==> inputs of job 6849 <==
==> flow/design.v <==
typedef struct packed { logic req; logic [2:0] req_id; logic req_type; logic [63:0] req_data1; logic [63:0] req_data2;} req_pkt_type;
typedef struct packed { logic rsp; logic [2:0] rsp_id; logic [63:0] rsp_data;} rsp_pkt_type;
module execution_unit (
input logic clk,
input logic rst_b,
input logic req,
input logic [2:0] req_id,
input logic req_type,
input logic [63:0] req_data1,
input logic [63:0] req_data2,
output logic fifo_full,
output logic rsp,
output logic [2:0] rsp_id,
output logic [63:0] rsp_data );
req_pkt_type input_req;
rsp_pkt_type output_rsp;
assign input_req = {req, req_id, req_type, req_data1, req_data2};
assign rsp = output_rsp.rsp;
assign rsp_id = output_rsp.rsp_id;
assign rsp_data = output_rsp.rsp_data;
logic write_in, read;
req_pkt_type output_req;
logic mul_req, mul_rsp, mul_grant, mul_free;
logic [2:0] mul_req_id, mul_rsp_id;
logic [63:0] mul_rsp_data;
logic add_req, add_rsp, add_grant, add_free;
logic [2:0] add_req_id, add_rsp_id;
logic [63:0] add_rsp_data;
logic [1:0] rr_req;
logic [1:0] rr_grant;
assign write_in = input_req.req;
inp_fifo i_inp_fifo(.clk(clk), .rst_b(rst_b), .write_in(write_in), .read(read), .input_req(input_req), .output_req(output_req), .fifo_full(fifo_full));
assign read = output_req.req && (mul_req || add_req);
assign mul_req = output_req.req && (output_req.req_type == 1'b1) && mul_free;
mul i_mul (
.clk(clk), .rst_b(rst_b), 
.mul_req(mul_req),
.mul_req_id(output_req.req_id),
.mul_data1(output_req.req_data1),
.mul_data2(output_req.req_data2),
.grant(mul_grant),
.mul_rsp(mul_rsp),
.mul_rsp_id(mul_rsp_id),
.mul_rsp_data(mul_rsp_data),
.mul_free(mul_free)
);
assign add_req = output_req.req && (output_req.req_type == 1'b0) && add_free;
add i_add (
.clk(clk), .rst_b(rst_b), 
.add_req(add_req),
.add_req_id(output_req.req_id),
.add_data1(output_req.req_data1),
.add_data2(output_req.req_data2),
.grant(add_grant),
.add_rsp(add_rsp),
.add_rsp_id(add_rsp_id),
.add_rsp_data(add_rsp_data),
.add_free(add_free)
);
assign rr_req = {mul_rsp, add_rsp};
assign mul_grant = rr_grant[1];
assign add_grant = rr_grant[0];
assign rr_grant = {rr_req[1], rr_req[0] & ~rr_req[1]};
assign output_rsp.rsp = |rr_grant;
assign output_rsp.rsp_id = rr_grant[1] ? mul_rsp_id : rr_grant[0] ? add_rsp_id : '0;
assign output_rsp.rsp_data = rr_grant[1] ? mul_rsp_data : rr_grant[0] ? add_rsp_data : '0;
endmodule
module inp_fifo #(parameter DEPTH = 4, PTR_WIDTH = $clog2(DEPTH))
(
   input  logic   clk,
   input  logic   rst_b,
   input logic    write_in, 
   input logic    read, 
   input req_pkt_type input_req,  
   output req_pkt_type output_req,  
   output logic fifo_full   
);
logic fifo_empty;
logic [DEPTH-1:0][132:0] fifo_mem;  
logic [PTR_WIDTH-1 : 0] rd_ptr;
logic [PTR_WIDTH-1 : 0] wr_ptr;
logic [PTR_WIDTH : 0] count;
always_ff @(posedge clk or negedge rst_b)
begin
   if(~rst_b) begin
      wr_ptr     <= '0;       
      rd_ptr     <= '0;      
      count <= '0;
      fifo_mem <= '0;
   end else begin
   if(read) begin
         rd_ptr <= rd_ptr + 1'b1;                          
   end  
   if(write_in) begin
         fifo_mem[wr_ptr] <= input_req;              
         wr_ptr <= wr_ptr + 1'b1;           
   end
   if(read && !write_in) begin
	  count <= count - 1;
   end   
   else if(write_in && !read) begin
	  count <= count + 1;
   end   
   end
end   
assign output_req = !fifo_empty ? fifo_mem[rd_ptr] : '0;
assign fifo_empty = (count == 0) ? 1'b1 : 1'b0;                            
assign fifo_full = (count == DEPTH) ? 1'b1 : 1'b0;
endmodule
module add (
    input logic clk,
	input logic rst_b,
    input logic add_req,
	input logic [2:0] add_req_id,
	input logic [63:0] add_data1,
	input logic [63:0] add_data2,
	input logic grant,
	output logic add_rsp,
	output logic [2:0] add_rsp_id,
	output logic [63:0] add_rsp_data,
	output logic add_free
);
logic add_req_q;
logic [2:0] add_req_id_q;
logic [63:0] add_data1_q, add_data2_q;
logic add_rsp_prev;
logic [2:0] add_rsp_id_prev;
logic [64:0] add_rsp_data_prev;
always_ff @(posedge clk or negedge rst_b) begin
    if(!rst_b) begin
	    add_free <= 1'b1;
		add_rsp <= '0;
		add_rsp_id <= '0;
		add_rsp_data <= '0;
		add_rsp_prev <= '0;
		add_req_q <= '0;
	end else 
	begin
	    if(add_req) add_free <= 1'b0;
	    add_req_q <= add_req;
		add_req_id_q <= add_req_id;
		add_data1_q <= add_data1;
		add_data2_q <= add_data2;
		add_rsp_prev <= add_req_q;
		add_rsp_id_prev <= add_req_id_q;
		add_rsp_data_prev <= (add_data1_q + add_data2_q);
		if(grant) begin
		    add_free <= 1'b1;
			add_rsp <= 0;
			add_rsp_id <= '0;
			add_rsp_data <= '0;
		end else begin
			if(add_rsp_prev) begin
				add_rsp <= 1'b1;
				add_rsp_id <= add_rsp_id_prev;
				add_rsp_data <= add_rsp_data_prev[63:0];
			end
		end	
    end
end
endmodule
module mul (
    input logic clk,
	input logic rst_b,
    input logic mul_req,
	input logic [2:0] mul_req_id,
	input logic [63:0] mul_data1,
	input logic [63:0] mul_data2,
	input logic grant,
	output logic mul_rsp,
	output logic [2:0] mul_rsp_id,
	output logic [63:0] mul_rsp_data,
	output logic mul_free
);
logic mul_req_q;
logic [2:0] mul_req_id_q;
logic [63:0] mul_data1_q, mul_data2_q;
logic mul_req_q2;
logic [2:0] mul_req_id_q2;
logic [63:0] mul_data1_q2, mul_data2_q2;
logic mul_rsp_prev;
logic [2:0] mul_rsp_id_prev;
logic [128:0] mul_rsp_data_prev;
always_ff @(posedge clk or negedge rst_b) begin
    if(!rst_b) begin
	    mul_free <= 1'b1;
		mul_req_q <= '0;
		mul_req_q2 <= '0;
		mul_rsp <= '0;
		mul_rsp_id <= '0;
		mul_rsp_data <= '0;
		mul_rsp_prev <= '0;
	end else begin
	    if(mul_req) mul_free <= 1'b0;
	    mul_req_q <= mul_req;
		mul_req_id_q <= mul_req_id;
		mul_data1_q <= mul_data1;
		mul_data2_q <= mul_data2;
		mul_req_q2 <= mul_req_q;
		mul_req_id_q2 <= mul_req_id_q;
		mul_data1_q2 <= mul_data1_q;
		mul_data2_q2 <= mul_data2_q;
		mul_rsp_prev <= mul_req_q2;
		mul_rsp_id_prev <= mul_req_id_q2;
		mul_rsp_data_prev <= (mul_data1_q2 * mul_data2_q2);
		if(grant) begin
		    mul_free <= 1'b1;
			mul_rsp <= 0;
			mul_rsp_id <= '0;
			mul_rsp_data <= '0;
		end else begin
			if(mul_rsp_prev) begin
				mul_rsp <= 1'b1;
				mul_rsp_id <= mul_rsp_id_prev;
				mul_rsp_data <= mul_rsp_data_prev[63:0];
			end
		end	
    end
end
endmodule
==> flow/run.sh <==
#!/bin/bash
# the make line also repeats each setting of config.mk as NAME=value (left out here)
make -C /OpenROAD-flow-scripts/flow DESIGN_CONFIG=/design/flow/config.mk WORK_HOME=/design/flow/orfs CLKGATE_MAP_FILE= finish
==> flow/config.mk <==
export PLATFORM = sky130hd
export DESIGN_NAME = execution_unit
export DESIGN_NICKNAME = execution_unit
export VERILOG_FILES = /design/flow/design.v
export SDC_FILE = /design/flow/constraint.sdc
export NUM_CORES = 4
export LEC_CHECK = 0
export ABC_AREA = 1
export CAP_MARGIN = 30
export CORE_ASPECT_RATIO = 1.59
export CORE_MARGIN = 10
export CORE_UTILIZATION = 50
export GPL_TIMING_DRIVEN = 0
export HOLD_SLACK_MARGIN = 0.11
export MAX_ROUTING_LAYER = met4
export MIN_ROUTING_LAYER = met2
export PLACE_DENSITY = 0.63
export SLEW_MARGIN = 30
==> flow/constraint.sdc <==
create_clock -name core_clock -period 15.6 [get_ports {clk}]
set_input_delay 3.1200 -clock core_clock [delete_from_list [all_inputs] [get_ports {clk}]]
set_output_delay 3.1200 -clock core_clock [all_outputs]
set_load 0.01 [all_outputs]
==> job 9015 (differences from job 6849) <==
CAP_MARGIN = 5   (was 30)
CELL_PAD_IN_SITES_DETAIL_PLACEMENT = 2   (was unset)
CELL_PAD_IN_SITES_GLOBAL_PLACEMENT = 3   (was unset)
CORE_ASPECT_RATIO = unset   (was 1.59)
CORE_MARGIN = 2   (was 10)
CORE_UTILIZATION = 61   (was 50)
CTS_CLUSTER_SIZE = 37   (was unset)
GPL_ROUTABILITY_DRIVEN = 0   (was unset)
GPL_TIMING_DRIVEN = unset   (was 0)
HOLD_SLACK_MARGIN = unset   (was 0.11)
PLACE_DENSITY = unset   (was 0.63)
SLEW_MARGIN = 20   (was 30)
TNS_END_PERCENT = 55   (was unset)
==> flow/constraint.sdc (replaced) <==
create_clock -name core_clock -period 7.27 [get_ports {clk}]
set_input_delay 1.4540 -clock core_clock [delete_from_list [all_inputs] [get_ports {clk}]]
set_output_delay 1.4540 -clock core_clock [all_outputs]
set_load 0.01 [all_outputs]
==> job 4071 (differences from job 6849) <==
ABC_AREA = unset   (was 1)
CAP_MARGIN = 20   (was 30)
CORE_ASPECT_RATIO = unset   (was 1.59)
CORE_MARGIN = 2   (was 10)
CORE_UTILIZATION = 72   (was 50)
CTS_CLUSTER_SIZE = 75   (was unset)
GPL_TIMING_DRIVEN = unset   (was 0)
HOLD_SLACK_MARGIN = 0.29   (was 0.11)
MAX_ROUTING_LAYER = unset   (was met4)
MIN_ROUTING_LAYER = unset   (was met2)
PLACE_DENSITY = unset   (was 0.63)
PLACE_DENSITY_LB_ADDON = 0.01   (was unset)
SETUP_SLACK_MARGIN = 2.37   (was unset)
SLEW_MARGIN = 20   (was 30)
==> flow/constraint.sdc (replaced) <==
create_clock -name core_clock -period 7.95 [get_ports {clk}]
set_input_delay 1.5900 -clock core_clock [delete_from_list [all_inputs] [get_ports {clk}]]
set_output_delay 1.5900 -clock core_clock [all_outputs]
set_load 0.01 [all_outputs]
==> flow_summary.ini <==
; implementation run metrics
[floorplanning]
die_area_um2 = 186900
core_area_um2 = 182700
die_y_um = 432.3
dieWidth_um = 432.3
rows = 157

[synth]
simple_gate_area_share_pct = 12.37
ys_sh_mux_pct = 0
common_cells = 3657 x inv_1, 3074 x nand2_1, 1833 x fa_1

[status]
stop_error = [ERROR GPL-0301] Utilization 125.613 % exceeds 100%.
status = stopped before the end
stop_stage = global placement without I/O
(the above is from job 9015)
==> flow_summary.ini <==
; flow metrics
[synth]
ys_sh_mux_pct = 4.058
simple_gate_area_share_pct = 12.11

[drt]
drt_pass1_iterations = 8

[floorplanning]
dieWidth_um = 390.6
core_area_um2 = 148000
rows = 141
die_area_um2 = 152600
die_y_um = 390.6

[sta]
rsz0062_at_grt = true
final.setup.worst_slack_ns = -0.8944
final-setup-viol-count = 37

[status]
status = finished with violations
so.violations = negative setup slack
(the above is from job 4071)
==> flow_summary.ini <==
; implementation run metrics
[floorplanning]
rows = 218
dieWidth_um = 395.2
die_y_um = 616.5
core_area_um2 = 222300
die_area_um2 = 243600

[synth]
ys_sh_mux_pct = 0
common_cells = 3657 x inv_1, 3074 x nand2_1, 1833 x fa_1

[status]
stop_stage = global routing
status = stopped before the end
stop_error = [ERROR GRT-0116] Global routing finished with congestion. Check the congestion regions in the DRC Viewer.
(the above is from job 6849)
